[flow/config.mk]
export PLATFORM = sky130hd
export DESIGN_NAME = fir
export DESIGN_NICKNAME = fir
export VERILOG_FILES = /design/flow/design.v
export SDC_FILE = /design/flow/constraint.sdc
export NUM_CORES = 4
export LEC_CHECK = 0
export ABC_AREA = 1
export CAP_MARGIN = 10
export CELL_PAD_IN_SITES_DETAIL_PLACEMENT = 1
export CELL_PAD_IN_SITES_GLOBAL_PLACEMENT = 1
export CORE_ASPECT_RATIO = 1.56
export CORE_MARGIN = 8
export CORE_UTILIZATION = 41
export CTS_CLUSTER_DIAMETER = 122
export GPL_TIMING_DRIVEN = 0
export HOLD_SLACK_MARGIN = 0.15
export MIN_ROUTING_LAYER = met1
export PLACE_DENSITY_LB_ADDON = 0.02
export SLEW_MARGIN = 0
export TNS_END_PERCENT = 50
[flow/run.sh]
#!/bin/bash
# the make line also repeats each setting of config.mk as NAME=value (left out here)
make -C /OpenROAD-flow-scripts/flow DESIGN_CONFIG=/design/flow/config.mk WORK_HOME=/design/flow/orfs CLKGATE_MAP_FILE= finish
[flow/constraint.sdc]
create_clock -name core_clock -period 6.53 [get_ports {clk}]
set_input_delay 1.3060 -clock core_clock [delete_from_list [all_inputs] [get_ports {clk}]]
set_output_delay 1.3060 -clock core_clock [all_outputs]
set_load 0.01 [all_outputs]
[flow/design.v]
`timescale 1ns / 10ps
module fir(
    input clk,                               
    input signed [15:0] noisy_signal,        
    output signed [15:0] filtered_signal     
);
    integer i, j;
    localparam [143:0] COEFFS = {16'h04F6,    
                                 16'h0AE4,    
                                 16'h1089,    
                                 16'h1469,    
                                 16'h160F,    
                                 16'h1496,    
                                 16'h1089,    
                                 16'h0AE4,    
                                 16'h04F6};   
    reg signed [15:0] delayed_signal [0:8];
    reg signed [31:0] prod  [0:8];
    reg signed [32:0] sum_0 [0:4];
    reg signed [33:0] sum_1 [0:2];
    reg signed [34:0] sum_2 [0:1];
    reg signed [35:0] sum_3;
    always @(posedge clk) begin
        delayed_signal[0] <= noisy_signal;
        for (i = 1; i <= 8; i = i + 1) begin
            delayed_signal[i] <= delayed_signal[i - 1];
        end
    end
    always @(posedge clk) begin
        for (j = 0; j <= 8; j = j + 1) begin
            prod[j] <= delayed_signal[j] * $signed(COEFFS[16*j +: 16]);
        end
    end
    always @(posedge clk) begin
        sum_0[0] <= prod[0] + prod[1];
        sum_0[1] <= prod[2] + prod[3];
        sum_0[2] <= prod[4] + prod[5];
        sum_0[3] <= prod[6] + prod[7];
        sum_0[4] <= prod[8];
    end
    always @(posedge clk) begin
        sum_1[0] <= sum_0[0] + sum_0[1];
        sum_1[1] <= sum_0[2] + sum_0[3];
        sum_1[2] <= sum_0[4];
    end
    always @(posedge clk) begin
        sum_2[0] <= sum_1[0] + sum_1[1];
        sum_2[1] <= sum_1[2];
    end
    always @(posedge clk) begin
        sum_3 <= sum_2[0] + sum_2[1];
    end
    assign filtered_signal = $signed(sum_3[35:14]);
endmodule
==> summary.txt, run 1 <==
Post-cts resize count - 0
Number of global-route vias before repair - 62100
Overflow left after global routing - 0
Worst-path clk slew - 0.07 ns
Finished Core Util - 45.2%
OpenROAD warnings - 70
Clock Tree Buf Depth - 3
Hold Crit Start - prod[8][17]
Root buf cell - clkbuf_16
Num CTS Buffers - 77
# Cells Yosys - 9070
Initial Util - 41.3%
Worst setup endpoint - prod[4][23]
Worst Path Arrival - 6.37 ns
Slowest cell delay on critical path - 0.97 ns
Synth cell count leaders - nand2_1 (2541), inv_1 (2228), ha_1 (991), dfxtp_1 (683), nor2_1 (595)
Core area - 0.159 mm²
Relative slew slack - 17.2%
CP max stage cell - dfxtp_1
TNS Setup - 0 ns
Final-stage net count - 10700
Top-count cell post-synth - nand2_1
Slew Limit Fails - 0
Die Span Y - 517 µm
Core Rows - 183
Synth top area cells - dfxtp_1 (21%), ha_1 (19%), fa_1 (16%)
Adder share - 34.4%
DR vias - 55500
Largest area contributor in the netlist - dfxtp_1
Residual DRC - 0
Post-DP HPWL - 188 mm
Hold Buf Count CTS - 0
Finish-stage setup viols - 0
DIE WIDTH - 337 µm
Drt via density - 4.83
Post-synth regs - 683
IO Port Bufs - 32
# fillers - 20300
Total of max-cap violations - 0
Simple share - 23.3%
Post-CTS setup buffers - 0
Cells along the critical path - inv_1, fa_1, inv_1, ha_1, fa_1, fa_1, inv_1, fa_1, inv_1, ha_1, nand2_1, nor2_1, nand2_1, nor2_1, nand2_1, nand4_1, nand2_1
Syn nets - 10600
Kind of critical path - register to register
Commonest flop - dfxtp_1
HP Class - register to register
TritonCTS clock tree - built
Post-DRT Antenna Nets - 0
Final period util - 89.0%
YS chip area - 0.0659 mm²
FMAX - 0.172 GHz
H-tree Lvls - 3
Comb area leader - adder cells
Synth cell types - 37
GR Util All Layers - 24.7%
Crit path depth - 17
Top Family by Delay on Critical Path - adder cells
Reg2reg setup slack - 0.72 ns
Setup crit end kind - register
Reg2reg end - prod[4][23]
CTS Sinks - 683
Routed wire length - 214 mm
Synth Seq Share - 20.8%
Die ar. - 0.174 mm²
Minimum clock period - 5.81 ns
Clock Skews - 0.0324 ns
Area delta synth->final - 9.32%
Unrepaired setup endpoints after global routing - false
Hold Crit Depth - 0
Mapped Cells - 9070
Iteration count of the initial detailed-routing pass - 5
Initial antenna violation count - 19
Mux share - 0%
Bufs and invs on worst path - 4
Skew-Pair Late Insertion Delay - 0.69 ns
Yosys top cell area share - 20.8%
Worst Max-Slew Pin Slew - 1.24 ns
Status - timing/DRC/antenna clean
Final worst slack - 0.718 ns
Yosys aoi share - 4.54%
Number of DRC markers in iteration 0 - 1603
Post-DR wirelength/cell - 18.6 µm
Crit-path max FO - 15
Hold Path End - sum_0[4][17]
Syn Area/Cell - 7.26 µm²
Number of flops mapped to enable cells by yosys - 0
Worst Reg-to-Reg Cells - 17
Largest net degree at the start of global routing - 22
Final hold vios - 0
Crit start category - register
FF-to-FF Start - delayed_signal[4][15]
First-pass GRT wire length - 333 mm
I/O Pins - 33
Req. time, crit path - 7.09 ns
Post-synth ARST share - 0%
Synth warn - 6
Synth Area in XOR/XNOR - 4.12%
Gpl congestion - 0.905
Crit path launch - delayed_signal[4][15]
Placement Setup Slack - 0.550 ns
Synth Cell Area - 0.0659 mm²
[metrics by stage]
step / hold slack [ns] / instance area (µm²) / cells
final: 0.321 / 72000 / 11500
after global placement: 0.312 / 68800 / 11200
after floorplan: 0.310 / 65900 / 9070
after CTS: 0.322 / 71700 / 11400
after global routing: 0.329 / 72000 / 11500
after detailed placement: 0.313 / 68900 / 11200
[area by class of cell]
type	count	area (µm²)	area share [%]
flip-flops and latches	683	13700	19.0
clock buffers	86	1990	2.77
multi-input cells	6140	43700	60.7
clock inverters	56	821	1.14
inverters	2240	8410	11.7
plain buffers	7	42.5	0.0591
repair buffers	34	375	0.521
well taps	2127	2660	3.70
diodes	114	285	0.396
[layer usage]
metal	track usage, %	up-vias	wire length (µm)
met3	1.67	482	3080
met4	14.9	0	14900
met1	22.3	26700	72900
met2	52.0	618	123000
met5	0	-	0
li1	-	27700	-
==> inputs of run 2 (changes only) <==
ABC_AREA = not set   (was 1)
CAP_MARGIN = 20   (was 10)
CELL_PAD_IN_SITES_DETAIL_PLACEMENT = not set   (was 1)
CELL_PAD_IN_SITES_GLOBAL_PLACEMENT = not set   (was 1)
CORE_ASPECT_RATIO = not set   (was 1.56)
CORE_MARGIN = 2   (was 8)
CORE_UTILIZATION = 72   (was 41)
CTS_CLUSTER_DIAMETER = 400   (was 122)
CTS_CLUSTER_SIZE = 10   (was not set)
GPL_TIMING_DRIVEN = not set   (was 0)
HOLD_SLACK_MARGIN = not set   (was 0.15)
MIN_ROUTING_LAYER = not set   (was met1)
PLACE_DENSITY_LB_ADDON = 0.07   (was 0.02)
SETUP_SLACK_MARGIN = 0.26   (was not set)
SLEW_MARGIN = 20   (was 0)
TNS_END_PERCENT = not set   (was 50)
clock period = 1.64 ns   (was 6.53 ns; I/O delays follow)
==> run 2 against run 1 <==
Net effect: the flow now stops in clock tree synthesis (4_1_cts); die area shrank 54%; synthesized cell count down 37%; synthesized area down 15%.
==> summary.txt, run 2 <==
Initial Util - 72.5% (+31 points)
Comb area leader - adder cells
Post-synth ARST share - 0% (unchanged)
Adder share - 40.4% (+6.0 points)
Syn nets - 7275 (-31%)
Syn Area/Cell - 9.75 µm² (+34%)
Placed Cells - 8253 (-27%)
Yosys aoi share - 12.7% (+8.2 points)
Stopped at - clock tree synthesis (4_1_cts)
Synth Seq Share - 24.4% (+3.6 points)
Synth Cell Area - 0.0561 mm² (-15%)
Status - did not finish
Synth Area in XOR/XNOR - 6.90% (+2.8 points)
Core area - 0.0773 mm² (-51%)
Mux share - 0.355% (+0.35 points)
Area post-placement - 0.0735 mm² (+6.7%)
Stop err - [ERROR DPL-0038] Utilization greater than 100%, impossible to legalize
Number of flops mapped to enable cells by yosys - 0 (unchanged)
I/O Pins - 33 (unchanged)
IO Port Bufs - 32 (unchanged)
# Cells Yosys - 5754 (-37%)
YS chip area - 0.0561 mm² (-15%)
Post-synth regs - 683 (unchanged)
Largest area contributor in the netlist - dfxtp_1
Post-DP HPWL - 170 mm (-9.2%)
Synth cell types - 91 (+150%)
Die ar. - 0.0802 mm² (-54%)
Yosys top cell area share - 24.4% (+3.6 points)
Die Span Y - 283 µm (-45%)
Synth cell count leaders - inv_1 (1191), ha_1 (991), dfxtp_1 (683), fa_1 (513), a21oi_1 (333)
Mapped Cells - 5754 (-37%)
Commonest flop - dfxtp_1
Synth warn - 6 (unchanged)
Simple share - 7.09% (-16 points)
Core Rows - 102 (-44%)
DIE WIDTH - 283 µm (-16%)
Gpl congestion - 0.969 (+7.0%)
Top-count cell post-synth - inv_1
Synth top area cells - dfxtp_1 (24%), ha_1 (22%), fa_1 (18%)
## run 2: through the flow
stage / setup WS, ns / utilization, % / setup TNS (ns)
after detailed placement: -3.87 / 95.0 / -655.99
after global placement: -3.62 / 95.0 / -594.68
after floorplan: -3.60 / - / -461.69
==> inputs of run 3 (changes only) <==
ABC_AREA = 1   (was not set)
CELL_PAD_IN_SITES_DETAIL_PLACEMENT = 0   (was not set)
CELL_PAD_IN_SITES_GLOBAL_PLACEMENT = 0   (was not set)
CTS_CLUSTER_DIAMETER = 328   (was 400)
CTS_CLUSTER_SIZE = 14   (was 10)
GPL_TIMING_DRIVEN = 1   (was not set)
MIN_ROUTING_LAYER = met1   (was not set)
PLACE_DENSITY_LB_ADDON = 0.18   (was 0.07)
SETUP_SLACK_MARGIN = -0.37   (was 0.26)
SLEW_MARGIN = 15   (was 20)
TNS_END_PERCENT = 50   (was not set)
clock period = 3.78 ns   (was 1.64 ns; I/O delays follow)
==> run 3 against run 2 <==
Net effect: the flow stops in global routing (5_1_grt); die area rose by 17%; synthesized cell count rose by 58%; synthesized area rose by 17%.
==> summary.txt, run 3 <==
IO Port Bufs - 32 (unchanged)
Synth top area cells - dfxtp_1 (21%), ha_1 (19%), fa_1 (16%)
Synth warn - 6 (unchanged)
Synth cell count leaders - nand2_1 (2541), inv_1 (2228), ha_1 (991), dfxtp_1 (683), nor2_1 (595)
Initial Util - 72.9% (+0.41 points)
Largest area contributor in the netlist - dfxtp_1
Top-count cell post-synth - nand2_1
GR Util All Layers - 70.3%
Stop err - [ERROR GRT-0232] Routing congestion too high. Check the congestion heatmap in the GUI.
Mux share - 0% (-0.35 points)
Mapped Cells - 9070 (+58%)
Number of flops mapped to enable cells by yosys - 0 (unchanged)
Status - did not finish
Root buf cell - clkbuf_16
Syn Area/Cell - 7.26 µm² (-26%)
Yosys aoi share - 4.54% (-8.2 points)
Post-DP HPWL - 163 mm (-4.4%)
H-tree Lvls - 2
I/O Pins - 33 (unchanged)
Die ar. - 0.0939 mm² (+17%)
Synth Area in XOR/XNOR - 4.12% (-2.8 points)
Placed Cells - 10800 (+31%)
Hold Buf Count CTS - 0
Syn nets - 10600 (+46%)
Core Rows - 110 (+7.8%)
Synth cell types - 37 (-59%)
Simple share - 23.3% (+16 points)
Post-synth ARST share - 0% (unchanged)
Die Span Y - 306 µm (+8.2%)
# Cells Yosys - 9070 (+58%)
Adder share - 34.4% (-6.0 points)
Clock Tree Buf Depth - 3
Synth Seq Share - 20.8% (-3.6 points)
Gpl congestion - 0.986 (+1.7%)
DIE WIDTH - 306 µm (+8.2%)
Stopped at - global routing (5_1_grt)
Commonest flop - dfxtp_1
Yosys top cell area share - 20.8% (-3.6 points)
Overflow left after global routing - 115
Post-synth regs - 683 (unchanged)
YS chip area - 0.0659 mm² (+17%)
Num CTS Buffers - 54
Core area - 0.0903 mm² (+17%)
CTS Sinks - 683
Comb area leader - adder cells
Synth Cell Area - 0.0659 mm² (+17%)
-- run 3: through the flow --
| step | setup WS, ns | cell area, µm² | hold WS [ns] |
|---|---|---|---|
| after floorplan | -0.549 | 65900 | 0.310 |
| after detailed placement | -0.837 | 72000 | 0.312 |
| after global placement | -0.628 | 72000 | 0.311 |
| after CTS | -0.525 | 74800 | 0.324 |
-- run 3: repair_timing --
action	4_1_cts
resized	283
pin swaps	84
setup buffers	9
setup endpoints to repair	94
cloned	0
-- run 3: per-layer routing --
metal  track usage [%]  GRT overflow
met1              70.1             3
met2              89.7            61
met3              53.5             7
met4              64.6            43
met5              33.1             1
==> inputs of run 4 (changes only) <==
ABC_AREA = not set   (was 1)
CELL_PAD_IN_SITES_DETAIL_PLACEMENT = not set   (was 0)
CELL_PAD_IN_SITES_GLOBAL_PLACEMENT = 3   (was 0)
CORE_UTILIZATION = 65   (was 72)
CTS_CLUSTER_DIAMETER = not set   (was 328)
CTS_CLUSTER_SIZE = not set   (was 14)
GPL_TIMING_DRIVEN = 0   (was 1)
MIN_ROUTING_LAYER = not set   (was met1)
PLACE_DENSITY_LB_ADDON = 0.09   (was 0.18)
SETUP_SLACK_MARGIN = 2.21   (was -0.37)
SLEW_MARGIN = 20   (was 15)
TNS_END_PERCENT = not set   (was 50)
clock period = 9.0 ns   (was 3.78 ns; I/O delays follow)
==> run 4 against run 3 <==
Net effect: the run fails in global placement without I/O (3_1_place_gp_skip_io); synthesized area is 15% lower; synthesized cell count is 37% lower; die area is 5.6% lower.
==> summary.txt, run 4 <==
Synth Area in XOR/XNOR - 6.90% (+2.8 points)
Number of flops mapped to enable cells by yosys - 0 (unchanged)
Core area - 0.0853 mm² (-5.5%)
Mux share - 0.355% (+0.35 points)
DIE WIDTH - 298 µm (-2.8%)
YS chip area - 0.0561 mm² (-15%)
Stopped at - global placement without I/O (3_1_place_gp_skip_io)
Stop err - [ERROR FLW-0024] Place density exceeds 1.0 (current PLACE_DENSITY_LB_ADDON =  0.09). Please check if the value of  PLACE_DENSITY_LB_ADDON is between 0 and 0.99.
Synth Cell Area - 0.0561 mm² (-15%)
Comb area leader - adder cells
Core Rows - 107 (-2.7%)
# Cells Yosys - 5754 (-37%)
Largest area contributor in the netlist - dfxtp_1
Yosys top cell area share - 24.4% (+3.6 points)
Initial Util - 65.8% (-7.2 points)
Syn Area/Cell - 9.75 µm² (+34%)
Top-count cell post-synth - inv_1
Yosys aoi share - 12.7% (+8.2 points)
Adder share - 40.4% (+6.0 points)
Syn nets - 7275 (-31%)
Die Span Y - 298 µm (-2.8%)
Die ar. - 0.0887 mm² (-5.6%)
Synth top area cells - dfxtp_1 (24%), ha_1 (22%), fa_1 (18%)
Synth warn - 6 (unchanged)
Status - did not finish
Simple share - 7.09% (-16 points)
Commonest flop - dfxtp_1
Post-synth ARST share - 0% (unchanged)
Mapped Cells - 5754 (-37%)
Synth cell types - 91 (+150%)
Synth Seq Share - 24.4% (+3.6 points)
Synth cell count leaders - inv_1 (1191), ha_1 (991), dfxtp_1 (683), fa_1 (513), a21oi_1 (333)
Post-synth regs - 683 (unchanged)
==> inputs of run 5 (changes only) <==
ABC_AREA = 1   (was not set)
CELL_PAD_IN_SITES_GLOBAL_PLACEMENT = not set   (was 3)
CORE_UTILIZATION = 72   (was 65)
CTS_CLUSTER_SIZE = 73   (was not set)
GPL_TIMING_DRIVEN = not set   (was 0)
PLACE_DENSITY_LB_ADDON = not set   (was 0.09)
SETUP_SLACK_MARGIN = -0.07   (was 2.21)
clock period = 4.6 ns   (was 9.0 ns; I/O delays follow)
==> run 5 against run 4 <==
Net effect: the layout now fails its checks (negative setup slack); synthesized area is 17% higher; die area is 5.9% higher; synthesized cell count is 58% higher.
==> summary.txt, run 5 <==
Status - complete, but fails checks
Violated checks - negative setup slack
Mapped Cells - 9070 (+58%)
Post-synth regs - 683 (unchanged)
Synth Seq Share - 20.8% (-3.6 points)
DR vias - 57800
Die ar. - 0.0939 mm² (+5.9%)
Total of max-cap violations - 0
First-pass GRT wire length - 296 mm
Kind of critical path - register to register
Clock Skews - 0.0457 ns
FF-to-FF Start - delayed_signal[1][14]
Synth cell count leaders - nand2_1 (2541), inv_1 (2228), ha_1 (991), dfxtp_1 (683), nor2_1 (595)
Worst Path Arrival - 5.28 ns
Gpl congestion - 0.979
Final hold vios - 0
Final period util - 101%
HP Class - register to register
Synth warn - 6 (unchanged)
DIE WIDTH - 306 µm (+2.9%)
Synth top area cells - dfxtp_1 (21%), ha_1 (19%), fa_1 (16%)
Overflow left after global routing - 0
Minimum clock period - 4.65 ns
GR Util All Layers - 39.6%
YS chip area - 0.0659 mm² (+17%)
Yosys aoi share - 4.54% (-8.2 points)
Final worst slack - -0.0464 ns
Post-DP HPWL - 152 mm
Finish-stage setup viols - 2
Number of global-route vias before repair - 58200
Initial Util - 72.9% (+7.2 points)
Clock Tree Buf Depth - 3
Relative slew slack - 49.8%
Number of flops mapped to enable cells by yosys - 0 (unchanged)
CTS Sinks - 683
Yosys top cell area share - 20.8% (-3.6 points)
Reg2reg end - prod[1][28]
Skew-Pair Late Insertion Delay - 0.69 ns
Hold Buf Count CTS - 0
Worst setup endpoint - prod[1][28]
Layout Cell Area excl Fill - 0.0710 mm²
Worst Max-Slew Pin Slew - 0.751 ns
TritonCTS clock tree - built
Worst-path clk slew - 0.07 ns
Adder share - 34.4% (-6.0 points)
Simple share - 23.3% (+16 points)
Bufs and invs on worst path - 5
Number of DRC markers in iteration 0 - 4839
Syn Area/Cell - 7.26 µm² (-26%)
Synth Area in XOR/XNOR - 4.12% (-2.8 points)
Synth Cell Area - 0.0659 mm² (+17%)
Worst Reg-to-Reg Cells - 18
Final-stage net count - 10800
Placement Setup Slack - -0.0495 ns
Initial antenna violation count - 9
# Cells Yosys - 9070 (+58%)
Crit path launch - delayed_signal[1][14]
Routed wl met2 - 86.3 mm
Top Family by Delay on Critical Path - adder cells
Crit path depth - 18
Worst path most repeated cell - inv_1
FMAX - 0.215 GHz
Met3 WL - 13.9 mm
Top-count cell post-synth - nand2_1
Largest area contributor in the netlist - dfxtp_1
Met1 wire length - 73.2 mm
Num CTS Buffers - 78
I/O Pins - 33
Area post-placement - 0.0682 mm²
DR top layer - met5
Core Rows - 110 (+2.8%)
Hold Crit Start - sum_1[2][7]
Area delta synth->final - 7.76%
Post-synth ARST share - 0% (unchanged)
Hold Path End - sum_2[1][7]
Commonest flop - dfxtp_1
Iteration count of the initial detailed-routing pass - 11
Slew Limit Fails - 0
Slowest cell delay on critical path - 0.63 ns
Req. time, crit path - 5.24 ns
Comb area leader - adder cells
Largest net degree at the start of global routing - 26
Post-DR wirelength/cell - 17.7 µm
Crit-path max FO - 5
Mux share - 0% (-0.35 points)
H-tree Lvls - 3
Syn nets - 10600 (+46%)
IO Port Bufs - 32
CP max stage cell - fa_1
Synth cell types - 37 (-59%)
Die Span Y - 306 µm (+2.9%)
N_diodes - 0
Cells along the critical path - inv_1, ha_1, fa_1, fa_1, inv_1, fa_1, inv_1, fa_1, inv_1, ha_1, nand2_1, nor2_1, inv_1, nor3_2, nand3b_1, nand3_1, nand2_1, nand2_1
OpenROAD warnings - 73
Routed wire length - 186 mm
Crit start category - register
Post-DRT Antenna Nets - 0
Drt via density - 5.51
Core area - 0.0903 mm² (+5.9%)
Reg2reg setup slack - -0.05 ns
Setup crit end kind - register
Hold Crit Depth - 0
Root buf cell - clkbuf_16
Residual DRC - 0
==> run 5: repair_timing <==
| item | CTS | global route |
|---|---|---|
| cloned | 0 | 0 |
| buffers inserted | 0 | 0 |
| gates resized | 1 | 52 |
| hold endpoints to repair | 0 | 0 |
| setup endpoints to repair | 4 | 43 |
==> run 5: routing by layer <==
metal / GRT usage (%) / vias to the layer above
met1: 48.2 / 26600
met5: 0 / -
met2: 66.5 / 2606
met3: 6.82 / 872
met4: 22.7 / 10
li1: - / 27800
==> run 5: through the flow <==
stage | setup TNS [ns] | util [%] | hold slack (ns) | instances
after floorplan | -0.172 | - | 0.310 | 9070
after global placement | 0 | 75.5 | 0.311 | 10300
after detailed placement | -0.0972 | 75.5 | 0.312 | 10300
after CTS | 0 | 78.4 | 0.304 | 10500
after global routing | -1.34 | 78.6 | 0.314 | 10500
final | -0.0659 | 78.6 | 0.311 | 10500
==> run 5: area by class of cell <==
class	instances	area, µm²
Multi-Input combinational cell	6140	43800
Fill cell	6428	19300
Sequential cell	683	13700
Inverter	2240	8410
Clock buffer	100	2170
Tap cell	1176	1470
Timing Repair Buffer	107	883
Clock inverter	42	477
==> inputs of run 6 (changes only) <==
CAP_MARGIN = 0   (was 20)
CORE_ASPECT_RATIO = 1.41   (was not set)
CTS_CLUSTER_DIAMETER = 329   (was not set)
CTS_CLUSTER_SIZE = 10   (was 73)
HOLD_SLACK_MARGIN = 0.13   (was not set)
PLACE_DENSITY_LB_ADDON = 0.2   (was not set)
SETUP_SLACK_MARGIN = 0.45   (was -0.07)
clock period = 3.31 ns   (was 4.6 ns; I/O delays follow)
==> run 6 against run 5 <==
Net effect: synthesized cell count is the same; synthesized area is the same; the flow now stops in global routing (5_1_grt); die area is essentially flat.
==> summary.txt, run 6 <==
Yosys aoi share - 4.54% (unchanged)
Post-synth regs - 683 (unchanged)
Core area - 0.0906 mm² (+0.39%)
GR Util All Layers - 89.0%
I/O Pins - 33 (unchanged)
Post-DP HPWL - 188 mm (+24%)
Stop err - [ERROR GRT-0116] Global routing finished with congestion. Check the congestion regions in the DRC Viewer.
Die ar. - 0.0939 mm² (about the same)
Mux share - 0% (unchanged)
Status - did not finish
Top-count cell post-synth - nand2_1
Die Span Y - 363 µm (+18%)
Synth Area in XOR/XNOR - 4.12% (unchanged)
Clock Tree Buf Depth - 3 (unchanged)
CTS Sinks - 683 (unchanged)
Synth cell types - 37 (unchanged)
Post-synth ARST share - 0% (unchanged)
Synth Cell Area - 0.0659 mm² (unchanged)
DIE WIDTH - 259 µm (-16%)
Largest area contributor in the netlist - dfxtp_1
H-tree Lvls - 3 (unchanged)
Synth top area cells - dfxtp_1 (21%), ha_1 (19%), fa_1 (16%)
Syn nets - 10600 (unchanged)
Num CTS Buffers - 78 (unchanged)
Simple share - 23.3% (unchanged)
Initial Util - 72.7% (-0.28 points)
Gpl congestion - 1.10 (+12%)
Yosys top cell area share - 20.8% (unchanged)
Overflow left after global routing - 2577
Adder share - 34.4% (unchanged)
Synth warn - 6 (unchanged)
# Cells Yosys - 9070 (unchanged)
Synth cell count leaders - nand2_1 (2541), inv_1 (2228), ha_1 (991), dfxtp_1 (683), nor2_1 (595)
Root buf cell - clkbuf_16
Mapped Cells - 9070 (unchanged)
Syn Area/Cell - 7.26 µm² (unchanged)
Comb area leader - adder cells
YS chip area - 0.0659 mm² (unchanged)
Stopped at - global routing (5_1_grt)
Number of flops mapped to enable cells by yosys - 0 (unchanged)
Synth Seq Share - 20.8% (unchanged)
IO Port Bufs - 32 (unchanged)
Placement Setup Slack - -1.02 ns (-0.971 ns)
Core Rows - 131 (+19%)
Commonest flop - dfxtp_1
Hold Buf Count CTS - 0 (unchanged)
[run 6: through the flow]
step / std cells / util, % / instance area, µm² / setup TNS, ns
floorplan: 9070 / - / 69700 / -47.86
global placement: 11000 / 84.9 / 76900 / -77.12
detailed placement: 11000 / 84.9 / 76900 / -99.87
CTS: 11200 / 93.6 / 84900 / -90.23
[run 6: metal layers]
metal	overflow	global-route usage, %
met4	704	96.7
met3	55	76.0
met2	1762	107
met5	10	45.4
met1	46	82.8
[run 6: what timing repair did]
action	CTS
setup buffers	120
pin swaps	601
endpoints found under the setup margin	194
hold endpoints to repair	0
resized	1149
==> inputs of run 7 (changes only) <==
CAP_MARGIN = 20   (was 0)
CORE_ASPECT_RATIO = not set   (was 1.41)
CORE_UTILIZATION = 70   (was 72)
CTS_CLUSTER_DIAMETER = 380   (was 329)
CTS_CLUSTER_SIZE = 36   (was 10)
HOLD_SLACK_MARGIN = not set   (was 0.13)
PLACE_DENSITY = 0.64   (was not set)
PLACE_DENSITY_LB_ADDON = not set   (was 0.2)
SETUP_SLACK_MARGIN = -0.08   (was 0.45)
clock period = 3.73 ns   (was 3.31 ns; I/O delays follow)
==> run 7 against run 6 <==
Net effect: synthesized cell count unchanged; synthesized area did not move; die area is 2.8% higher; the flow again stops in global routing (5_1_grt).
==> summary.txt, run 7 <==
Synth Seq Share - 20.8% (unchanged)
Root buf cell - clkbuf_16
Simple share - 23.3% (unchanged)
Synth warn - 6 (unchanged)
Largest area contributor in the netlist - dfxtp_1
Synth Cell Area - 0.0659 mm² (unchanged)
Stopped at - global routing (5_1_grt)
Die Span Y - 311 µm (-14%)
Overflow left after global routing - 1206
Yosys aoi share - 4.54% (unchanged)
Gpl congestion - 0.996 (-9.1%)
Commonest flop - dfxtp_1
Synth cell count leaders - nand2_1 (2541), inv_1 (2228), ha_1 (991), dfxtp_1 (683), nor2_1 (595)
Synth cell types - 37 (unchanged)
IO Port Bufs - 32 (unchanged)
Die ar. - 0.0966 mm² (+2.8%)
Comb area leader - adder cells
CTS Sinks - 683 (unchanged)
Adder share - 34.4% (unchanged)
Top-count cell post-synth - nand2_1
Num CTS Buffers - 22 (-72%)
Number of flops mapped to enable cells by yosys - 0 (unchanged)
Mapped Cells - 9070 (unchanged)
Post-DP HPWL - 165 mm (-12%)
Yosys top cell area share - 20.8% (unchanged)
DIE WIDTH - 311 µm (+20%)
# Cells Yosys - 9070 (unchanged)
Synth top area cells - dfxtp_1 (21%), ha_1 (19%), fa_1 (16%)
Mux share - 0% (unchanged)
Initial Util - 70.6% (-2.1 points)
Post-synth ARST share - 0% (unchanged)
Hold Buf Count CTS - 0 (unchanged)
Syn Area/Cell - 7.26 µm² (unchanged)
YS chip area - 0.0659 mm² (unchanged)
Status - did not finish
Core area - 0.0933 mm² (+3.0%)
Clock Tree Buf Depth - 3 (unchanged)
GR Util All Layers - 87.6%
H-tree Lvls - 1 (-2)
Core Rows - 112 (-15%)
Syn nets - 10600 (unchanged)
Synth Area in XOR/XNOR - 4.12% (unchanged)
Post-synth regs - 683 (unchanged)
Placement Setup Slack - -0.677 ns (+0.343 ns)
I/O Pins - 33 (unchanged)
Stop err - [ERROR GRT-0232] Routing congestion too high. Check the congestion heatmap in the GUI.
-- run 7: stage by stage --
stage | setup TNS (ns) | std cells | area (µm²)
4_1_cts | -29.13 | 11000 | 77600
2_1_floorplan | -12.15 | 9070 | 66600
3_5_place_dp | -54.42 | 10900 | 72600
3_3_place_gp | -35.61 | 10900 | 72600
-- run 7: timing repair --
action | 4_1_cts
setup endpoints to repair | 133
buffers inserted | 83
pin swaps | 421
gates resized | 925
-- run 7: metal layers --
metal,global-route usage [%],overflow
met1,84.3,72
met2,99.2,657
met3,79.2,90
met4,90.2,377
met5,60.5,10
==> inputs of run 8 (changes only) <==
ABC_AREA = not set   (was 1)
CORE_UTILIZATION = 64   (was 70)
CTS_CLUSTER_DIAMETER = not set   (was 380)
CTS_CLUSTER_SIZE = not set   (was 36)
PLACE_DENSITY = not set   (was 0.64)
SETUP_SLACK_MARGIN = not set   (was -0.08)
clock period = 4.87 ns   (was 3.73 ns; I/O delays follow)
==> run 8 against run 7 <==
Net effect: the layout now fails its checks (negative setup slack); synthesized cell count down 37%; die area down 6.8%; synthesized area down 15%.
==> summary.txt, run 8 <==
Status - complete, but fails checks
Violated checks - negative setup slack
Root buf cell - clkbuf_16
Mux share - 0.355% (+0.35 points)
Simple share - 7.09% (-16 points)
Minimum clock period - 5.16 ns
Worst Max-Slew Pin Slew - 0.934 ns
Post-DP HPWL - 102 mm (-38%)
CTS Sinks - 683 (unchanged)
TritonCTS clock tree - built
Die ar. - 0.0900 mm² (-6.8%)
Core area - 0.0868 mm² (-7.0%)
Finish-stage setup viols - 12
Skew-Pair Late Insertion Delay - 0.66 ns
Routed wire length - 126 mm
Yosys aoi share - 12.7% (+8.2 points)
Number of global-route vias before repair - 40300
Synth Cell Area - 0.0561 mm² (-15%)
IO Port Bufs - 32 (unchanged)
# Cells Yosys - 5754 (-37%)
Hold Path End - sum_1[2][2]
Num CTS Buffers - 77 (+250%)
Post-DR wirelength/cell - 16.9 µm
N_diodes - 0
Req. time, crit path - 5.43 ns
Number of DRC markers in iteration 0 - 1894
OpenROAD warnings - 75
Post-synth ARST share - 0% (unchanged)
Finished Core Util - 75.6%
Unrepaired setup endpoints after global routing - true
FF-to-FF Start - delayed_signal[4][10]
Crit-path max FO - 3
Final period util - 106%
Area post-placement - 0.0607 mm² (-16%)
Synth cell types - 91 (+150%)
Syn Area/Cell - 9.75 µm² (+34%)
Syn nets - 7275 (-31%)
Top-count cell post-synth - inv_1
Clock Tree Buf Depth - 3 (unchanged)
Slowest cell delay on critical path - 0.49 ns
Total of max-cap violations - 0
CP max stage cell - fa_1
FMAX - 0.194 GHz
Largest net degree at the start of global routing - 26
DR vias - 39800
Iteration count of the initial detailed-routing pass - 5
Final worst slack - -0.289 ns
Crit path launch - delayed_signal[4][10]
Core Rows - 108 (-3.6%)
Commonest flop - dfxtp_1
Layout Cell Area excl Fill - 0.0656 mm²
Placed Cells - 7286 (-33%)
Initial antenna violation count - 2
# fillers - 6188
Worst Reg-to-Reg Cells - 22
Gpl congestion - 0.897 (-9.9%)
H-tree Lvls - 3 (+2)
I/O Pins - 33 (unchanged)
Area delta synth->final - 17.0%
Largest area contributor in the netlist - dfxtp_1
Reg2reg end - prod[4][28]
Number of flops mapped to enable cells by yosys - 0 (unchanged)
Synth Area in XOR/XNOR - 6.90% (+2.8 points)
Setup crit end kind - register
Comb area leader - adder cells
Final hold slack - 0.319 ns
Clock Skews - 0.0284 ns
Worst setup endpoint - prod[4][28]
Drt via density - 5.32
Comb area - 0.0394 mm²
Post-DRT Antenna Nets - 0
Final hold vios - 0
Synth warn - 6 (unchanged)
Bufs and invs on worst path - 6
Relative slew slack - 37.0%
Initial Util - 64.7% (-5.9 points)
GR Util All Layers - 28.4%
Cells along the critical path - ha_4, inv_2, fa_1, inv_2, ha_4, inv_2, fa_1, inv_1, fa_1, inv_1, fa_1, inv_2, ha_4, a21o_1, a21o_1, a21oi_2, o21ai_2, a311oi_2, a21boi_2, o31ai_2, or4b_1, o311ai_1
HP Class - register to register
Synth top area cells - dfxtp_1 (24%), ha_1 (22%), fa_1 (18%)
Overflow left after global routing - 0
Residual DRC - 0
Die Span Y - 300 µm (-3.4%)
Kind of critical path - register to register
Crit start category - register
Worst-path clk slew - 0.06 ns
Final-stage net count - 7782
Hold Crit Depth - 0
Reg2reg setup slack - -0.29 ns
Top Family by Delay on Critical Path - adder cells
YS chip area - 0.0561 mm² (-15%)
Slew Limit Fails - 0
First-pass GRT wire length - 205 mm
Synth cell count leaders - inv_1 (1191), ha_1 (991), dfxtp_1 (683), fa_1 (513), a21oi_1 (333)
Yosys top cell area share - 24.4% (+3.6 points)
DIE WIDTH - 300 µm (-3.4%)
Mapped Cells - 5754 (-37%)
Worst Path Arrival - 5.72 ns
Synth Seq Share - 24.4% (+3.6 points)
Hold Crit Start - sum_0[4][2]
Crit path depth - 22
Hold Buf Count CTS - 0 (unchanged)
Post-synth regs - 683 (unchanged)
FF/Latch Area - 0.0138 mm²
Adder share - 40.4% (+6.0 points)
Fin cells - 7480
-- run 8: stage by stage --
step	setup slack [ns]	setup TNS, ns
finish	-0.289	-0.987
global route	-0.497	-4.10
CTS	-0.291	-0.702
detailed placement	-0.496	-5.05
global placement	-0.439	-3.64
floorplan	-0.375	-0.375
-- run 8: per-layer routing --
layer	vias to the layer above	share of wire, %	global-route usage (%)
met1	19000	48	40.2
li1	20000	-	-
met3	159	3.3	2.87
met4	0	2.3	7.19
met2	575	47	46.8
met5	-	0	0
-- run 8: what timing repair did --
item                                    CTS  global route
buffers inserted                         27            31
endpoints found under the setup margin   38            51
pin swaps                                78           139
gates resized                           146           210
gates cloned                              0             0
-- run 8: layout make-up --
cell class	count	area share, %
multi-input cells	3852	60.0
flip-flops and latches	683	21.1
inverters	1191	6.82
repair buffers	456	5.53
clock buffers	87	3.12
well taps	1155	2.20
clock inverters	56	1.21
==> inputs of run 9 (changes only) <==
ABC_AREA = 1   (was not set)
CORE_ASPECT_RATIO = 1.41   (was not set)
CORE_UTILIZATION = 72   (was 64)
CTS_CLUSTER_DIAMETER = 329   (was not set)
CTS_CLUSTER_SIZE = 10   (was not set)
PLACE_DENSITY = 0.37   (was not set)
SETUP_SLACK_MARGIN = 0.6   (was not set)
SLEW_MARGIN = 0   (was 20)
clock period = 3.31 ns   (was 4.87 ns; I/O delays follow)
==> run 9 against run 8 <==
Net effect: the flow now stops in global routing (5_1_grt); die area is 4.3% higher; synthesized cell count grew 58%; synthesized area up 17%.
==> summary.txt, run 9 <==
Status - did not finish
Stopped at - global routing (5_1_grt)
Stop err - [ERROR GRT-0116] Global routing finished with congestion. Check the congestion regions in the DRC Viewer.
Synth cell count leaders - nand2_1 (2541), inv_1 (2228), ha_1 (991), dfxtp_1 (683), nor2_1 (595)
YS chip area - 0.0659 mm² (+17%)
Syn Area/Cell - 7.26 µm² (-26%)
DIE WIDTH - 259 µm (-14%)
Area post-placement - 0.0765 mm² (+26%)
Overflow left after global routing - 2492
Synth cell types - 37 (-59%)
Num CTS Buffers - 78 (+1.3%)
Syn nets - 10600 (+46%)
Die Span Y - 363 µm (+21%)
Clock Tree Buf Depth - 3 (unchanged)
Post-synth regs - 683 (unchanged)
Comb area leader - adder cells
Post-DP HPWL - 183 mm (+80%)
Post-synth ARST share - 0% (unchanged)
Synth Cell Area - 0.0659 mm² (+17%)
Synth warn - 6 (unchanged)
Gpl congestion - 1.04 (+16%)
Synth top area cells - dfxtp_1 (21%), ha_1 (19%), fa_1 (16%)
Largest area contributor in the netlist - dfxtp_1
Core Rows - 131 (+21%)
Root buf cell - clkbuf_16
Synth Seq Share - 20.8% (-3.6 points)
Synth Area in XOR/XNOR - 4.12% (-2.8 points)
Mapped Cells - 9070 (+58%)
# Cells Yosys - 9070 (+58%)
H-tree Lvls - 3 (unchanged)
Yosys top cell area share - 20.8% (-3.6 points)
Top-count cell post-synth - nand2_1
Commonest flop - dfxtp_1
Adder share - 34.4% (-6.0 points)
I/O Pins - 33 (unchanged)
Number of flops mapped to enable cells by yosys - 0 (unchanged)
Placed Cells - 11000 (+50%)
Core area - 0.0906 mm² (+4.5%)
Mux share - 0% (-0.35 points)
GR Util All Layers - 89.4%
IO Port Bufs - 32 (unchanged)
Die ar. - 0.0939 mm² (+4.3%)
Yosys aoi share - 4.54% (-8.2 points)
Initial Util - 72.7% (+8.0 points)
Simple share - 23.3% (+16 points)
CTS Sinks - 683 (unchanged)
==> run 9: metal layers <==
layer	global-route usage (%)	GRT overflow
met2	106	1660
met4	98.8	728
met3	76.5	52
met1	83.6	51
met5	44.0	1
==> run 9: repair_timing <==
item	in CTS
hold buffers	0
buffers inserted	140
endpoints found under the setup margin	197
gates resized	1058
hold endpoints to repair	0
pin swaps	621
==> run 9: stage by stage <==
stage / setup WS [ns] / TNS (ns)
after CTS: -1.06 / -95.06
after detailed placement: -1.11 / -100.07
after global placement: -0.979 / -82.70
after floorplan: -1.00 / -47.86
==> inputs of run 10 (changes only) <==
CORE_ASPECT_RATIO = not set   (was 1.41)
CTS_CLUSTER_DIAMETER = not set   (was 329)
CTS_CLUSTER_SIZE = not set   (was 10)
PLACE_DENSITY = 0.64   (was 0.37)
SETUP_SLACK_MARGIN = 1.15   (was 0.6)
SLEW_MARGIN = 20   (was 0)
clock period = 3.94 ns   (was 3.31 ns; I/O delays follow)
==> run 10 against run 9 <==
Net effect: the flow again stops in global routing (5_1_grt); synthesized area stayed put; die area about the same; synthesized cell count stayed put.
==> summary.txt, run 10 <==
Comb area leader - adder cells
Post-synth ARST share - 0% (unchanged)
Commonest flop - dfxtp_1
Root buf cell - clkbuf_16
Synth top area cells - dfxtp_1 (21%), ha_1 (19%), fa_1 (16%)
Yosys top cell area share - 20.8% (unchanged)
Placement Setup Slack - -0.443 ns (+0.665 ns)
Synth warn - 6 (unchanged)
Clock Tree Buf Depth - 3 (unchanged)
Synth Cell Area - 0.0659 mm² (unchanged)
YS chip area - 0.0659 mm² (unchanged)
Yosys aoi share - 4.54% (unchanged)
Gpl congestion - 1.03 (-1.3%)
Synth cell types - 37 (unchanged)
Synth Seq Share - 20.8% (unchanged)
Initial Util - 72.9% (+0.28 points)
GR Util All Layers - 76.2%
Core area - 0.0903 mm² (-0.39%)
DIE WIDTH - 306 µm (+18%)
IO Port Bufs - 32 (unchanged)
Synth Area in XOR/XNOR - 4.12% (unchanged)
Synth cell count leaders - nand2_1 (2541), inv_1 (2228), ha_1 (991), dfxtp_1 (683), nor2_1 (595)
Overflow left after global routing - 508
Stop err - [ERROR GRT-0116] Global routing finished with congestion. Check the congestion regions in the DRC Viewer.
Post-DP HPWL - 167 mm (-9.1%)
Num CTS Buffers - 77 (-1.3%)
Syn nets - 10600 (unchanged)
Die Span Y - 306 µm (-16%)
Stopped at - global routing (5_1_grt)
Syn Area/Cell - 7.26 µm² (unchanged)
Mapped Cells - 9070 (unchanged)
Core Rows - 110 (-16%)
Simple share - 23.3% (unchanged)
I/O Pins - 33 (unchanged)
Post-synth regs - 683 (unchanged)
Status - did not finish
Top-count cell post-synth - nand2_1
Mux share - 0% (unchanged)
H-tree Lvls - 3 (unchanged)
Adder share - 34.4% (unchanged)
Hold Buf Count CTS - 0 (unchanged)
Die ar. - 0.0939 mm² (about the same)
# Cells Yosys - 9070 (unchanged)
CTS Sinks - 683 (unchanged)
Largest area contributor in the netlist - dfxtp_1
Number of flops mapped to enable cells by yosys - 0 (unchanged)
[run 10: layer usage]
layer | GRT overflow | track usage [%]
met5 | 1 | 39.4
met4 | 194 | 71.3
met3 | 35 | 62.4
met2 | 247 | 91.9
met1 | 31 | 76.9
[run 10: repair_timing]
action / CTS
pin swaps: 461
setup buffers: 145
resized: 1026
setup endpoints to repair: 196
[run 10: through the flow]
stage	setup TNS (ns)	cell area, µm²	std cells	hold slack [ns]
after floorplan	-4.25	67900	9070	0.310
after global placement	-5.67	72200	10600	0.310
after detailed placement	-16.01	72200	10600	0.312
after CTS	-9.07	80200	10900	0.322
==> inputs of run 11 (changes only) <==
ABC_AREA = not set   (was 1)
CORE_UTILIZATION = 61   (was 72)
PLACE_DENSITY = not set   (was 0.64)
SETUP_SLACK_MARGIN = 1.22   (was 1.15)
clock period = 4.26 ns   (was 3.94 ns; I/O delays follow)
==> run 11 against run 10 <==
Net effect: the layout now fails its checks (negative setup slack); synthesized cell count shrank 37%; synthesized area shrank 15%; die area is 0.52% higher.
==> summary.txt, run 11 <==
Synth cell types - 91 (+150%)
Layout Cell Area excl Fill - 0.0704 mm²
Simple share - 7.09% (-16 points)
Placed Cells - 7591 (-28%)
Num CTS Buffers - 79 (+2.6%)
Iteration count of the initial detailed-routing pass - 5
Finish-stage setup viols - 71
FMAX - 0.195 GHz
Number of global-route vias before repair - 42800
Drt via density - 5.30
Synth top area cells - dfxtp_1 (24%), ha_1 (22%), fa_1 (18%)
Unrepaired setup endpoints after global routing - true
Crit-path max FO - 4
Slew Limit Fails - 0
Top-count cell post-synth - inv_1
Skew-Pair Late Insertion Delay - 0.66 ns
Die Span Y - 307 µm (+0.26%)
Initial Util - 61.4% (-12 points)
Overflow left after global routing - 0
Synth warn - 6 (unchanged)
Hold Crit Depth - 0
Final-stage net count - 8092
Worst Max-Slew Pin Slew - 0.837 ns
Reg2reg end - prod[4][28]
Die ar. - 0.0944 mm² (+0.52%)
Kind of critical path - register to register
Post-synth ARST share - 0% (unchanged)
Synth Area in XOR/XNOR - 6.90% (+2.8 points)
GR Util All Layers - 28.8%
Area post-placement - 0.0646 mm² (-11%)
Yosys aoi share - 12.7% (+8.2 points)
Top Family by Delay on Critical Path - adder cells
Clock Skews - 0.0297 ns
Hold Path End - sum_2[1][22]
Syn Area/Cell - 9.75 µm² (+34%)
H-tree Lvls - 3 (unchanged)
Area delta synth->final - 25.5%
Root buf cell - clkbuf_16
First-pass GRT wire length - 218 mm
Synth Seq Share - 24.4% (+3.6 points)
Mux share - 0.355% (+0.35 points)
Bufs and invs on worst path - 6
Number of flops mapped to enable cells by yosys - 0 (unchanged)
FF-to-FF Start - delayed_signal[4][9]
Relative slew slack - 43.5%
Final hold slack - 0.319 ns
Final period util - 121%
CTS Sinks - 683 (unchanged)
Number of DRC markers in iteration 0 - 1982
Mapped Cells - 5754 (-37%)
Largest net degree at the start of global routing - 21
Minimum clock period - 5.14 ns
Largest area contributor in the netlist - dfxtp_1
Slowest cell delay on critical path - 0.51 ns
Core Rows - 111 (+0.91%)
Req. time, crit path - 4.79 ns
Crit path depth - 22
Syn nets - 7275 (-31%)
Worst-path clk slew - 0.07 ns
DIE WIDTH - 307 µm (+0.26%)
Final hold vios - 0
Final worst slack - -0.876 ns
Crit start category - register
Violated checks - negative setup slack
Reg2reg setup slack - -0.88 ns
Initial antenna violation count - 3
Yosys top cell area share - 24.4% (+3.6 points)
Post-DRT Antenna Nets - 0
Finished Core Util - 77.0%
Synth Cell Area - 0.0561 mm² (-15%)
Routed wire length - 134 mm
HP Class - register to register
Worst Path Arrival - 5.67 ns
Gpl congestion - 0.894 (-13%)
DR vias - 41400
Post-synth regs - 683 (unchanged)
OpenROAD warnings - 75
# Cells Yosys - 5754 (-37%)
Residual DRC - 0
Worst setup endpoint - prod[4][28]
Status - complete, but fails checks
N_diodes - 0
Core area - 0.0914 mm² (+1.2%)
CP max stage cell - fa_1
YS chip area - 0.0561 mm² (-15%)
I/O Pins - 33 (unchanged)
IO Port Bufs - 32 (unchanged)
Hold Crit Start - sum_1[2][22]
Adder share - 40.4% (+6.0 points)
Comb area leader - adder cells
Clock Tree Buf Depth - 3 (unchanged)
Post-DR wirelength/cell - 17.2 µm
Total of max-cap violations - 0
Setup crit end kind - register
Post-DP HPWL - 107 mm (-36%)
Fin cells - 7821
TritonCTS clock tree - built
Crit path launch - delayed_signal[4][9]
Synth cell count leaders - inv_1 (1191), ha_1 (991), dfxtp_1 (683), fa_1 (513), a21oi_1 (333)
Worst path most repeated cell - inv_2
Commonest flop - dfxtp_1
Cells along the critical path - ha_4, inv_2, fa_1, inv_2, ha_4, inv_2, fa_1, inv_2, fa_1, inv_2, fa_1, inv_2, ha_4, a21o_1, a21o_1, a21oi_2, o21ai_2, a311oi_2, a21boi_2, o31ai_2, or4b_1, o311ai_1
Worst Reg-to-Reg Cells - 22
## run 11: layout make-up
class | count | area [µm²]
clock inverter | 39 | 494
fill | 6329 | 21000
multi-input combinational | 3852 | 41500
clock buffer | 106 | 2330
timing repair buffer | 764 | 6120
tap | 1186 | 1480
inverter | 1191 | 4490
sequential | 683 | 14000
## run 11: through the flow
stage | TNS (ns) | setup WS (ns)
final | -24.89 | -0.876
after global routing | -36.42 | -1.04
after CTS | -22.04 | -0.845
after detailed placement | -26.93 | -1.00
after global placement | -25.12 | -0.973
after floorplan | -10.07 | -0.984
## run 11: repair_timing
| item | CTS | global route |
|---|---|---|
| hold buffers | 0 | 0 |
| gates resized | 288 | 189 |
| pin swaps | 202 | 163 |
| endpoints found under the hold margin | 0 | 0 |
| endpoints found under the setup margin | 224 | 254 |
| setup buffers | 47 | 38 |
## run 11: metal layers
metal	track usage [%]	routed length [µm]
met1	40.0	63300
met2	48.3	63600
met3	2.80	3890
met4	7.45	3460
met5	0	0
==> inputs of run 12 (changes only) <==
CORE_UTILIZATION = 71   (was 61)
CTS_CLUSTER_SIZE = 41   (was not set)
PLACE_DENSITY_LB_ADDON = 0.15   (was not set)
SETUP_SLACK_MARGIN = not set   (was 1.22)
clock period = 2.06 ns   (was 4.26 ns; I/O delays follow)
==> run 12 against run 11 <==
Net effect: the flow now stops in clock tree synthesis (4_1_cts); die area is 14% lower; synthesized area stayed put; synthesized cell count stayed put.
==> summary.txt, run 12 <==
Status - did not finish
Stopped at - clock tree synthesis (4_1_cts)
Stop err - [ERROR DPL-0033] detailed placement checks failed during check placement.
Mux share - 0.355% (unchanged)
Mapped Cells - 5754 (unchanged)
Synth cell count leaders - inv_1 (1191), ha_1 (991), dfxtp_1 (683), fa_1 (513), a21oi_1 (333)
Core area - 0.0786 mm² (-14%)
Core Rows - 103 (-7.2%)
Yosys top cell area share - 24.4% (unchanged)
Gpl congestion - 0.941 (+5.3%)
Commonest flop - dfxtp_1
Top-count cell post-synth - inv_1
Post-DP HPWL - 141 mm (+32%)
Synth Cell Area - 0.0561 mm² (unchanged)
Die ar. - 0.0813 mm² (-14%)
Number of flops mapped to enable cells by yosys - 0 (unchanged)
IO Port Bufs - 32 (unchanged)
Comb area leader - adder cells
Post-synth ARST share - 0% (unchanged)
Synth cell types - 91 (unchanged)
Syn Area/Cell - 9.75 µm² (unchanged)
Synth warn - 6 (unchanged)
I/O Pins - 33 (unchanged)
Post-synth regs - 683 (unchanged)
Synth Seq Share - 24.4% (unchanged)
Initial Util - 71.4% (+10 points)
Die Span Y - 285 µm (-7.2%)
Yosys aoi share - 12.7% (unchanged)
DIE WIDTH - 285 µm (-7.2%)
Synth top area cells - dfxtp_1 (24%), ha_1 (22%), fa_1 (18%)
# Cells Yosys - 5754 (unchanged)
Adder share - 40.4% (unchanged)
Largest area contributor in the netlist - dfxtp_1
Synth Area in XOR/XNOR - 6.90% (unchanged)
YS chip area - 0.0561 mm² (unchanged)
Simple share - 7.09% (unchanged)
Syn nets - 7275 (unchanged)
## run 12: through the flow
stage | cell area, µm² | setup WS [ns] | std cells
global placement | 71500 | -3.13 | 8096
detailed placement | 71500 | -3.21 | 8096
floorplan | 60400 | -3.18 | 5754
==> inputs of run 13 (changes only) <==
CELL_PAD_IN_SITES_DETAIL_PLACEMENT = 0   (was not set)
CELL_PAD_IN_SITES_GLOBAL_PLACEMENT = 0   (was not set)
CORE_MARGIN = 3   (was 2)
CORE_UTILIZATION = 66   (was 71)
CTS_CLUSTER_DIAMETER = 328   (was not set)
CTS_CLUSTER_SIZE = not set   (was 41)
GPL_TIMING_DRIVEN = 1   (was not set)
MIN_ROUTING_LAYER = met1   (was not set)
PLACE_DENSITY_LB_ADDON = 0.18   (was 0.15)
SETUP_SLACK_MARGIN = 0.64   (was not set)
SLEW_MARGIN = 15   (was 20)
TNS_END_PERCENT = 50   (was not set)
clock period = 4.38 ns   (was 2.06 ns; I/O delays follow)
==> run 13 against run 12 <==
Net effect: the layout now fails its checks (negative setup slack); die area up 8.9%; synthesized area unchanged; synthesized cell count unchanged.
==> summary.txt, run 13 <==
Status - complete, but fails checks
Violated checks - negative setup slack
Overflow left after global routing - 0
Number of flops mapped to enable cells by yosys - 0 (unchanged)
Initial Util - 66.8% (-4.5 points)
N_diodes - 0
CP max stage cell - fa_1
GR Util All Layers - 31.2%
Hold Path End - sum_0[4][11]
Post-synth ARST share - 0% (unchanged)
Worst setup endpoint - prod[4][28]
Final worst slack - -0.790 ns
DR vias - 43600
FF-to-FF Start - delayed_signal[4][10]
Setup crit end kind - register
Drt via density - 5.65
Crit start category - register
# Cells Yosys - 5754 (unchanged)
Synth Seq Share - 24.4% (unchanged)
Crit path depth - 22
Core Rows - 106 (+2.9%)
Crit path launch - delayed_signal[4][10]
Number of global-route vias before repair - 44600
Largest net degree at the start of global routing - 25
Synth cell types - 91 (unchanged)
Die Span Y - 298 µm (+4.4%)
TritonCTS clock tree - built
Number of DRC markers in iteration 0 - 2708
Residual DRC - 0
Commonest flop - dfxtp_1
Top Family by Delay on Critical Path - adder cells
YS chip area - 0.0561 mm² (unchanged)
Synth cell count leaders - inv_1 (1191), ha_1 (991), dfxtp_1 (683), fa_1 (513), a21oi_1 (333)
Slowest cell delay on critical path - 0.52 ns
H-tree Lvls - 3
Mapped Cells - 5754 (unchanged)
Largest area contributor in the netlist - dfxtp_1
Post-DR wirelength/cell - 19.3 µm
HP Class - register to register
IO Port Bufs - 32 (unchanged)
Simple share - 7.09% (unchanged)
I/O Pins - 33 (unchanged)
CTS Sinks - 683
Reg2reg end - prod[4][28]
Worst Max-Slew Pin Slew - 0.962 ns
Final period util - 118%
Mux share - 0.355% (unchanged)
Synth top area cells - dfxtp_1 (24%), ha_1 (22%), fa_1 (18%)
Initial antenna violation count - 2
Yosys aoi share - 12.7% (unchanged)
Skew-Pair Late Insertion Delay - 0.65 ns
Hold Crit Start - prod[8][11]
Crit-path max FO - 3
Final-stage net count - 8043
Syn nets - 7275 (unchanged)
Die ar. - 0.0885 mm² (+8.9%)
Worst-path clk slew - 0.06 ns
Routed wire length - 149 mm
Synth Cell Area - 0.0561 mm² (unchanged)
Clock Skews - 0.0514 ns
Gpl congestion - 0.919 (-2.4%)
Adder share - 40.4% (unchanged)
Worst Reg-to-Reg Cells - 22
FF/Latch Area - 0.0139 mm²
Iteration count of the initial detailed-routing pass - 6
Hold Buf Count CTS - 0
Worst Path Arrival - 5.70 ns
Slew Limit Fails - 0
Comb area leader - adder cells
Reg2reg setup slack - -0.79 ns
Finished Core Util - 82.5%
Num CTS Buffers - 75
Synth Area in XOR/XNOR - 6.90% (unchanged)
Finish-stage setup viols - 78
Minimum clock period - 5.17 ns
OpenROAD warnings - 73
Post-DRT Antenna Nets - 0
Area delta synth->final - 23.6%
FMAX - 0.193 GHz
Syn Area/Cell - 9.75 µm² (unchanged)
DIE WIDTH - 298 µm (+4.4%)
Final hold vios - 0
Req. time, crit path - 4.91 ns
Top-count cell post-synth - inv_1
Post-DP HPWL - 106 mm (-25%)
Root buf cell - clkbuf_16
Post-synth regs - 683 (unchanged)
Bufs and invs on worst path - 6
Comb area - 0.0411 mm²
Clock Tree Buf Depth - 3
# fillers - 4720
Synth warn - 6 (unchanged)
Unrepaired setup endpoints after global routing - true
Cells along the critical path - ha_4, inv_2, fa_1, inv_2, ha_4, inv_2, fa_1, inv_1, fa_1, inv_1, fa_1, inv_2, ha_4, a21o_1, a21o_1, a21oi_2, o21ai_2, a311oi_2, a21boi_2, o31ai_2, or4b_4, o311ai_2
Core area - 0.0840 mm² (+6.8%)
Relative slew slack - 35.1%
Yosys top cell area share - 24.4% (unchanged)
Kind of critical path - register to register
Total of max-cap violations - 0
Hold Crit Depth - 0
First-pass GRT wire length - 226 mm
## run 13: per-layer routing
metal | track usage [%] | vias up | routed length (µm)
li1 | - | 20600 | -
met1 | 40.8 | 21300 | 61900
met2 | 53.2 | 1333 | 72000
met3 | 3.98 | 455 | 7260
met4 | 11.4 | 0 | 7430
met5 | 0 | - | 0
## run 13: final cells by class
| type | count | area share, % |
|---|---|---|
| clock buffer | 91 | 2.96 |
| clock inverter | 46 | 0.778 |
| inverter | 1191 | 6.47 |
| multi-input combinational | 3852 | 59.3 |
| sequential | 683 | 20.1 |
| tap | 1134 | 2.05 |
| timing repair buffer | 719 | 8.34 |
## run 13: what timing repair did
item	CTS	global route
setup endpoints to repair	143	157
pin swaps	178	194
resized	264	263
buffers inserted	67	58
## run 13: through the flow
stage / hold slack [ns] / area, µm² / worst slack (ns) / cells / setup TNS [ns]
after floorplan: 0.310 / 57500 / -0.864 / 5754 / -6.39
after global placement: 0.311 / 63400 / -0.849 / 7454 / -16.17
after detailed placement: 0.312 / 63400 / -0.949 / 7454 / -20.53
after CTS: 0.306 / 67700 / -0.779 / 7658 / -17.59
after global routing: 0.315 / 69300 / -0.975 / 7716 / -35.54
final: 0.313 / 69300 / -0.790 / 7716 / -24.98
==> inputs of run 14 (changes only) <==
ABC_AREA = 0   (was not set)
CORE_MARGIN = 2   (was 3)
CORE_UTILIZATION = 72   (was 66)
CTS_CLUSTER_DIAMETER = 90   (was 328)
CTS_CLUSTER_SIZE = 13   (was not set)
clock period = 4.07 ns   (was 4.38 ns; I/O delays follow)
==> run 14 against run 13 <==
Net effect: still fails the layout checks on negative setup slack; routed wire length grew 37%; die area is 9.5% lower; first-iteration DRC count up 110%; fmax is 10% lower; synthesized area stayed put; sequential share of layout area is 0.13 points lower; clock-buffer cell count decreased by 18; setup slack got worse by 0.91 ns; critical path type unchanged; largest cell class unchanged.
==> summary.txt, run 14 <==
Drt via density - 6.57 (+16%)
Hold Crit Start - sum_0[4][20]
Hold Buf Count CTS - 0 (unchanged)
GRT Max-Usage Layer - met2
Core area - 0.0773 mm² (-7.9%)
Met2 GRT Util - 69.8% (+17 points)
Gpl congestion - 0.933 (+1.6%)
Synth Area in XOR/XNOR - 6.90% (unchanged)
Post-synth ARST share - 0% (unchanged)
Commonest flop - dfxtp_1
IO Port Bufs - 32 (unchanged)
Finish-stage setup viols - 132 (+69%)
# Cells Yosys - 5754 (unchanged)
Comb area leader - adder cells
Total of max-cap violations - 0 (unchanged)
Clock Skews - 0.0881 ns (+0.0368 ns)
Top-count cell post-synth - inv_1
CP max stage cell - fa_1
Req. time, crit path - 4.64 ns (-0.27 ns)
Mapped Cells - 5754 (unchanged)
Number of flops mapped to enable cells by yosys - 0 (unchanged)
Final hold vios - 0 (unchanged)
Worst Path Arrival - 6.34 ns (+0.64 ns)
Bufs and invs on worst path - 5 (-1)
Final hold slack - 0.325 ns (+0.0121 ns)
I/O Pins - 33 (unchanged)
Synth cell types - 91 (unchanged)
Post-synth regs - 683 (unchanged)
Area delta synth->final - 24.5%
FMAX - 0.173 GHz (-10%)
Initial antenna violation count - 17 (+15)
Worst setup endpoint - prod[1][28]
DR vias - 50600 (+16%)
Yosys top cell area share - 24.4% (unchanged)
Finished Core Util - 90.3% (+7.8 points)
Worst Max-Slew Pin Slew - 1.25 ns (+0.283 ns)
M3 GR Usage - 7.30% (+3.3 points)
GR Util All Layers - 40.9% (+9.6 points)
HP Class - register to register
Slowest cell delay on critical path - 0.76 ns (+0.24 ns)
Top Family by Delay on Critical Path - adder cells
Skew-Pair Late Insertion Delay - 0.72 ns (+0.07 ns)
Die ar. - 0.0802 mm² (-9.5%)
Crit start category - register
Mux share - 0.355% (unchanged)
Largest area contributor in the netlist - dfxtp_1
Violated checks - negative setup slack
Hold Path End - sum_1[2][20]
Num CTS Buffers - 60 (-20%)
Hold Crit Depth - 0 (unchanged)
TritonCTS clock tree - built
Routed wire length - 204 mm (+37%)
Synth top area cells - dfxtp_1 (24%), ha_1 (22%), fa_1 (18%)
Number of global-route vias before repair - 50200 (+12%)
Cells along the critical path - buf_6, ha_4, inv_1, fa_1, inv_1, ha_1, inv_1, fa_1, fa_1, inv_1, ha_4, a211o_4, o311ai_4, a211o_1, a31oi_4, and4_1, o31a_1, o31a_1, xor2_1
OpenROAD warnings - 73 (unchanged)
Worst path most repeated cell - inv_1
TNS Setup - -101.76 ns (-76.78 ns)
Yosys aoi share - 12.7% (unchanged)
Placement Setup Slack - -1.20 ns (-0.251 ns)
Minimum clock period - 5.77 ns (+0.601 ns)
Worst Reg-to-Reg Cells - 19 (-14%)
Reg2reg setup slack - -1.70 ns (-0.91 ns)
Core Rows - 102 (-3.8%)
Adder share - 40.4% (unchanged)
Largest net degree at the start of global routing - 26 (+4.0%)
FF-to-FF Start - delayed_signal[1][5]
Final-stage net count - 8147 (+1.3%)
Final worst slack - -1.70 ns (-0.911 ns)
Iteration count of the initial detailed-routing pass - 10 (+4)
YS chip area - 0.0561 mm² (unchanged)
Grt met1 use - 47.5% (+6.7 points)
Setup crit end kind - register
Post-DR wirelength/cell - 26.5 µm (+38%)
Crit-path max FO - 4 (+1)
Relative slew slack - 15.9% (-19 points)
Syn nets - 7275 (unchanged)
Reg2reg end - prod[1][28]
H-tree Lvls - 2 (-1)
Post-DP HPWL - 114 mm (+7.1%)
Initial Util - 72.5% (+5.7 points)
Overflow left after global routing - 0 (unchanged)
Status - complete, but fails checks
Synth Seq Share - 24.4% (unchanged)
Worst-path clk slew - 0.08 ns (+0.02 ns)
Post-DRT Antenna Nets - 0 (unchanged)
Synth warn - 6 (unchanged)
Slew Limit Fails - 0 (unchanged)
Clock Tree Buf Depth - 3 (unchanged)
Unrepaired setup endpoints after global routing - true
Die Span Y - 283 µm (-4.8%)
First-pass GRT wire length - 262 mm (+16%)
Simple share - 7.09% (unchanged)
Number of DRC markers in iteration 0 - 5552 (+110%)
CTS Sinks - 683 (unchanged)
Crit path launch - delayed_signal[1][5]
Residual DRC - 0 (unchanged)
Root buf cell - clkbuf_16
Synth cell count leaders - inv_1 (1191), ha_1 (991), dfxtp_1 (683), fa_1 (513), a21oi_1 (333)
Final period util - 142% (+24 points)
Kind of critical path - register to register
DIE WIDTH - 283 µm (-4.8%)
Syn Area/Cell - 9.75 µm² (unchanged)
Crit path depth - 19 (-14%)
Synth Cell Area - 0.0561 mm² (unchanged)
==> run 14: layout make-up <==
cell class                      instances  area [µm²]
Multi-Input combinational cell       3852       41700
Sequential cell                       683       14000
Timing Repair Buffer                  838        6710
Fill cell                            2931        7480
Inverter                             1191        4490
Antenna cell                           11        27.5
Clock buffer                           73        1600
Clock inverter                          7         104
Tap cell                             1040        1300
==> run 14: layer usage <==
metal | vias up | part of all wire (%)
met1 | 23800 | 33
met2 | 4142 | 45
met3 | 1912 | 11
li1 | 20700 | -
met5 | - | 0.098
met4 | 12 | 11
==> run 14: repair_timing <==
item                       in CTS  in global routing
setup endpoints to repair     171                201
buffers inserted               65                 66
pin swaps                     219                215
gates resized                 356                270
==> run 14: through the flow <==
step / cells / area (µm²)
2_1_floorplan: 5754 / 57600
3_3_place_gp: 7473 / 64100
3_5_place_dp: 7473 / 64100
4_1_cts: 7618 / 68000
5_1_grt: 7684 / 69800
6_report: 7695 / 69900
